Design byte_unit_top, start of the top module:
module byte_unit_top (
  input clk,
  input rstn,
  output  [7:0] imem_addr,
  input  [20:0] imem_data,
  output  [7:0] dmem_addr,
  output        dmem_we,
  output [15:0] dmem_wdata,
  input  [15:0] dmem_rdata,
  input  sema_valid_i,  
  input  sema_data_i,   
  output sema_ready_o,  
  input  sema_is_empty_i,  
  output sema_write_o,     
  output sema_data_o,      
  output halted
);
==> flow/config.mk <==
export PLATFORM = sky130hd
export DESIGN_NAME = byte_unit_top
export DESIGN_NICKNAME = byte_unit_top
export VERILOG_FILES = /design/flow/design.v
export SDC_FILE = /design/flow/constraint.sdc
export NUM_CORES = 4
export LEC_CHECK = 0
export ABC_AREA = 0
export CAP_MARGIN = 15
export CELL_PAD_IN_SITES_DETAIL_PLACEMENT = 0
export CELL_PAD_IN_SITES_GLOBAL_PLACEMENT = 0
export CORE_MARGIN = 2
export CORE_UTILIZATION = 72
export CTS_CLUSTER_DIAMETER = 353
export CTS_CLUSTER_SIZE = 24
export PLACE_DENSITY_LB_ADDON = 0.01
export SETUP_SLACK_MARGIN = -0.08
export SLEW_MARGIN = 5
export TNS_END_PERCENT = 20
==> flow/constraint.sdc <==
create_clock -name core_clock -period 2.03 [get_ports {clk}]
set_input_delay 0.4060 -clock core_clock [delete_from_list [all_inputs] [get_ports {clk}]]
set_output_delay 0.4060 -clock core_clock [all_outputs]
set_load 0.01 [all_outputs]
run.sh (not shown) runs the stock make flow with config.mk's settings and CLKGATE_MAP_FILE=.
The first run stopped in global routing with GRT-0116.
Next try:
ABC_AREA = default   (was 0)
CAP_MARGIN = 20   (was 15)
CELL_PAD_IN_SITES_DETAIL_PLACEMENT = default   (was 0)
CELL_PAD_IN_SITES_GLOBAL_PLACEMENT = default   (was 0)
CORE_UTILIZATION = 62   (was 72)
CTS_CLUSTER_DIAMETER = default   (was 353)
CTS_CLUSTER_SIZE = default   (was 24)
PLACE_DENSITY_LB_ADDON = default   (was 0.01)
SETUP_SLACK_MARGIN = 0.4   (was -0.08)
SLEW_MARGIN = 20   (was 5)
TNS_END_PERCENT = default   (was 20)
clock period = 3.45 ns   (was 2.03 ns; I/O delays follow)
What happened: The changed run passed the timing, DRC and antenna checks. Die size came out higher by about 16%. Synthesized cell count does not change. Area after synthesis stays the same.
Next try:
CORE_UTILIZATION = 40   (was 62)
SETUP_SLACK_MARGIN = default   (was 0.4)
clock period = 3.9 ns   (was 3.45 ns; I/O delays follow)
Routed wire length is higher by about 0.7%.
Setup slack degrades by 0.12 ns.
Total power shrinks by 6.1%.
Next try:
CAP_MARGIN = 0   (was 20)
CORE_UTILIZATION = 69   (was 40)
clock period = 2.99 ns   (was 3.9 ns; I/O delays follow)
What happened: The new run produced a layout that fails on setup timing; design area climbs by 3.1%; area after synthesis stays the same; critical path depth came out lower by 1; final cell count is lower by 6.8%; via count rose by 11%; utilization increases by 36 points.
Next try:
CAP_MARGIN = 20   (was 0)
CORE_UTILIZATION = 30   (was 69)
clock period = 3.9 ns   (was 2.99 ns; I/O delays follow)
- The changed run completed without violations
- sequential power went down by 23%
- via count went down by about 12%
- setup slack gains 0.44 ns
- worst hold slack loses 0.35 ns
- final cell count went up by about 16%
- non-clock buffer count went down by 149


v52:
Starting RTL as in the previous note.
// byte_unit_top
module byte_unit_top (
  input clk,
  input rstn,
  output  [7:0] imem_addr,
  input  [20:0] imem_data,
  output  [7:0] dmem_addr,
  output        dmem_we,
  output [15:0] dmem_wdata,
  input  [15:0] dmem_rdata,
  input  sema_valid_i,  
  input  sema_data_i,   
  output sema_ready_o,  
  input  sema_is_empty_i,  
  output sema_write_o,     
  output sema_data_o,      
  output halted
);
wire [7:0]  if_instruction_address_o;
reg  [20:0] if_instruction;
wire [4:0]  id_opcode_o;
wire        id_alu_src_o;
wire        id_mem_branch_o;
wire        id_mem_write_o;
wire        id_mem_read_o;
wire        id_reg_write_o;
wire        id_mem_to_reg_o;
wire        id_sema_read_o;
wire        id_sema_write_o;
wire [3:0]  id_rd_id_o;
wire [15:0] id_rs1_o;
wire [15:0] id_rs2_o;
wire [15:0] id_imm_o;
wire        ex_phase_done_o;
wire [15:0] ex_alu_result_o;
wire  [7:0] ex_branch_target_address_o;
wire        ex_branch_taken_o;
wire  [3:0] ex_rd_id_o;
wire        ex_mem_branch_o;
wire        ex_mem_write_o;
wire        ex_mem_read_o;
wire        ex_reg_write_o;
wire        ex_mem_to_reg_o;
wire        ex_sema_read_o;
wire        ex_sema_write_o;
wire  [7:0] ex_mem_addr_o;
wire [15:0] ex_mem_write_data_o;
wire        mem_phase_done_o;
wire [15:0] mem_alu_result_o;
wire [3:0]  mem_rd_id_o;
wire        mem_reg_write_o;
wire        mem_take_branch_o;
wire  [7:0] mem_branch_target_address_o;
wire [15:0] wb_regfile_writeback_o;
  ...
Settings: LEC_CHECK=0, ABC_AREA=1, CAP_MARGIN=20, CORE_ASPECT_RATIO=0.87, CORE_MARGIN=3, CORE_UTILIZATION=35, CTS_CLUSTER_DIAMETER=45, CTS_CLUSTER_SIZE=79, GPL_ROUTABILITY_DRIVEN=0, GPL_TIMING_DRIVEN=0, HOLD_SLACK_MARGIN=-0.07, MAX_ROUTING_LAYER=met4, SLEW_MARGIN=20, TNS_END_PERCENT=55; clock period 5.0 ns.
For v48, these inputs were changed with respect to v52:
- GPL_TIMING_DRIVEN removed (was 0)
- MAX_ROUTING_LAYER removed (was met4)
- HOLD_SLACK_MARGIN removed (was -0.07)
- CORE_MARGIN changed from 3 to 2
- ABC_AREA removed (was 1)
- CTS_CLUSTER_SIZE removed (was 79)
- CTS_CLUSTER_DIAMETER removed (was 45)
==> results <==
v48 vs v52, kind of critical path: reg2reg vs reg2out. Total global routing track utilization (v48 over v52): decrease, 4.3 points. Summary of the comparison: global-route wire length before repair is lower in v48, relative to v52. Diff v52 -> v48: worst slew margin relative to its limit has increased, wire length reported by the detailed router shows a reduction of 20000 um, non-clock inverter total of the final layout lost about 80%, standard cell area after detailed placement shows a reduction of 2.8%, detailed-routing wirelength on met1 shrank by 17%. v48 vs. v52: fmax went down about 9%; critical path depth went up 7; global-route track usage on met3 went down 0.92 points.
The inputs of v36 differ from those of v48 as listed below.
- an added CTS_CLUSTER_DIAMETER of 338
- an added ABC_AREA of 1
- an added CTS_CLUSTER_SIZE of 59
- a deleted TNS_END_PERCENT that had been 55
- a change of CORE_UTILIZATION from 35 to 67
- an added PLACE_DENSITY of 0.35
- a change of CORE_ASPECT_RATIO from 0.87 to 1.82
- a deleted GPL_ROUTABILITY_DRIVEN that had been 0
==> comparison <==
FAIL v36 @ global routing (5_1_grt): tool exited with error
Placement row count in v36 is 6.2% above v48.
Comparing v48 against v36, there is no change at all in number of gates given a new drive strength after cts.
v48 fits on a die that is larger than the die of v36.
Number of nets at floorplan grows by more than a quarter when moving from v48 to v36.
v36 vs. v48: netlist area before placement went up by about 2.3%, floorplan core area went down by about 46%, maximum level of the CTS H-tree went down by 1, mean cell area of the mapped netlist went down by 2.7 um2, area fraction in mux cells went down by 15 points.
v36 ends up with a width of the chip that is 150 um lower than in v48.
#### Input delta (v25 over v36)
- CTS_CLUSTER_DIAMETER now 44, was 338
- CTS_CLUSTER_SIZE no longer set, was 59
- CORE_ASPECT_RATIO no longer set, was 1.82
- SETUP_SLACK_MARGIN now 0.44, previously not set
- PLACE_DENSITY no longer set, was 0.35
- CORE_UTILIZATION now 70, was 67
- ABC_AREA no longer set, was 1
- the clock period (ns, I/O delays scaled along) now 3.31, was 5.0
v25 | stages: all done | timing, DRC, antenna: all pass
v36: it failed during global routing (5_1_grt), and the tool reported GRT-0116.
When v25 is set beside v36, its post-CTS setup-driven buffer insertion count turns out to be 2 larger.
Between v36 and v25, the flow reports placed cell area increasing slightly.
Relative to v36, part of the Yosys area used for sequential elements has gone up in v25.
Comparing v36 and v25, the higher depth of the CTS H-tree was measured on v25.
Compared to v36, v25 has synthesis area per yosys about 2.2% lower.
[compare] base=v36 new=v25: placed wire-length estimate -24%, synthesized-area fraction occupied by and/or/nand/nor cells -11 points, post-synthesis area per instance +about 40%, die area -about 6.5%, number of nets in the synthesized netlist -1173.
For v22, these inputs were changed with respect to v25:
- changing CORE_UTILIZATION from 70 to 17
- removing CTS_CLUSTER_DIAMETER (formerly 44)
- removing SETUP_SLACK_MARGIN (formerly 0.44)
- changing the clock period (ns, I/O delays scaled along) from 3.31 to 5.74
--- outcome ---
- v22 against v25: worst-case setup slack after placement rose 1510 ps; post-synthesis chip area from yosys about even; final setup skew fell 11 ps; number of vias after detailed routing fell 2580; relative area of clock buffers and inverters in the final design fell 1.2 points.
- Number of non-clock buffers: lower on v22
- Higher share of the core filled with cells goes to v25 over v22.
--- input diff v22..v58 ---
- HOLD_SLACK_MARGIN newly set to -0.09
- CTS_CLUSTER_DIAMETER newly set to 101
- CORE_UTILIZATION changed from 17 to 69
- CAP_MARGIN changed from 20 to 0
- the clock period (ns, I/O delays scaled along) changed from 5.74 to 2.52
--- outcome ---
- v58 did not run to completion, as it errored out during global routing (5_1_grt).
- Delta (v58 minus v22): placed instance count went down; buffer count from post-CTS setup fixing grew by 22; floorplan die width decreased by 50% relative to the old numbers; mean instance size in the synthesized netlist now sits at about the same level.
- Measured against each other, v58 and v22 differ in core box area, the lower figure coming from v58.


== alpha ==
Starting RTL as in the previous note.
clock: 3.79 ns
lec_check: 0
abc_area: 1
cap_margin: 15
cell_pad_in_sites_detail_placement: 1
core_margin: 10
core_utilization: 32
max_routing_layer: met5
place_density_lb_addon: 0.27
setup_slack_margin: 0.05
slew_margin: 10
Modified inputs, beta compared to alpha
- CORE_UTILIZATION now 70, was 32
- ABC_AREA no longer set, was 1
- CORE_MARGIN now 2, was 10
- CTS_CLUSTER_DIAMETER now 94, previously not set
- SLEW_MARGIN now 20, was 10
- PLACE_DENSITY_LB_ADDON no longer set, was 0.27
- SETUP_SLACK_MARGIN now 0.79, was 0.05
- MAX_ROUTING_LAYER no longer set, was met5
- CAP_MARGIN now 20, was 15
- CELL_PAD_IN_SITES_DETAIL_PLACEMENT no longer set, was 1
- the clock period (ns, I/O delays scaled along) now 3.19, was 3.79
==> comparison <==
- In the metrics for alpha and beta, the one carrying the higher floorplan-stage core utilization is beta.
- Summary — horizontal die size, beta relative to alpha: lower, by about 36%.
- In beta relative to alpha, Yosys chip area had gone down by a few percent.
- As far as register bit count reported by yosys goes, alpha and beta are indistinguishable; the numbers are identical.
- The lower sequential cell area fraction in the yosys report came out of alpha.
- Compared with alpha, in beta area after synthesis decreased 660 um^2; post-CTS setup repair buffer count increased 59; core box area fell by about 56%.
- Relative to alpha, the placed standard-cell area measured on beta has decreased by a few percent.
- alpha -> beta: chip area decreased by more than half
- Run status, beta: aborted in global routing (5_1_grt), error GRT-0232
Input changes introduced in gamma (baseline for comparison: beta):
- changing CORE_UTILIZATION from 70 to 72
- changing CTS_CLUSTER_DIAMETER from 94 to 63
- removing SETUP_SLACK_MARGIN (formerly 0.79)
- changing the clock period (ns, I/O delays scaled along) from 3.19 to 2.6
Results
gamma did not finish; the tool stopped in global routing (5_1_grt) with error GRT-0232. As the logs show, beta stopped at global routing (5_1_grt) after a tool error, so it never reached the end of the flow. Going from beta to gamma, TritonCTS buffer count grew by a few percent. From beta to gamma the numbers moved as follows: number of cells upsized or downsized after cts moved down, hold buffer count at CTS moved up, row count moved down, total I/O pin count level. Against beta, gamma comes in about 6.6% higher on final HPWL from detailed placement. gamma ends up with lower overall chip area than beta does. Core area: gamma better than beta. Die boundary width for gamma is lower than for beta. Taking gamma as 1.0, beta lands at 2.3 on buffer count from post-CTS setup fixing.
diff inputs: gamma => delta
- ABC_AREA: unset -> 1
- TNS_END_PERCENT: unset -> 10
- PLACE_DENSITY: unset -> 0.36
- CORE_ASPECT_RATIO: unset -> 0.5
- CTS_CLUSTER_SIZE: unset -> 95
- SETUP_SLACK_MARGIN: unset -> 0.32
- CTS_CLUSTER_DIAMETER: 63 -> 364
- the clock period (ns, I/O delays scaled along): 2.6 -> 2.21
Findings:
- delta never completed, since it errored out during global routing (5_1_grt).
- NOTE synthesized cell count gamma->delta increased by more than a quarter
- Diff gamma..delta | area fraction in full adders, half adders and majority gates | negligible
- Taking delta over gamma, the number of standard-cell rows in the floorplan ratio works out to 0.72.
- In delta relative to gamma, area after synthesis had gone up by a few percent.
- Re fraction of registers with async set/reset: no difference whatsoever between delta and gamma.
- delta vs. gamma: post-place setup slack increased 0.33 ns; mean area per synthesized cell went down; synthesized-area fraction occupied by and/or/nand/nor cells has increased; chip area estimate from yosys synthesis picked up an extra about 2.3%.
- Cmp gamma and delta / die footprint / lower: gamma
The following lists how epsilon was set up differently from delta:
- SETUP_SLACK_MARGIN removed (was 0.32)
- ABC_AREA removed (was 1)
- PLACE_DENSITY removed (was 0.36)
- CTS_CLUSTER_DIAMETER changed from 364 to 93
- CORE_UTILIZATION changed from 72 to 69
- TNS_END_PERCENT removed (was 10)
- CAP_MARGIN changed from 20 to 0
- CORE_ASPECT_RATIO removed (was 0.5)
- CTS_CLUSTER_SIZE removed (was 95)
- the clock period (ns, I/O delays scaled along) changed from 2.21 to 2.69
==> results <==
- Completing all stages was not enough for epsilon: its layout failed the final checks because of negative setup slack.
- The starting utilization of the core area in epsilon sits 2.7 points below the value recorded for delta.
- epsilon reports a lower chip width than delta does.
- On epsilon: number of distinct library cells after synthesis is about 75% higher than what delta gave.
- Side by side, synthesized cell count turned out lower in epsilon than in delta.
- Between delta and epsilon, the flow reports post-synth area from yosys stat decreasing by a few percent.
- Compared with delta, epsilon shows combined area of all synthesized cells that has gone down by a few percent.
- CTS buffer count (epsilon over delta): increase, 41
- Die: epsilon bigger than delta
Power figures rest on the tool's default switching activity, not on a simulated workload.
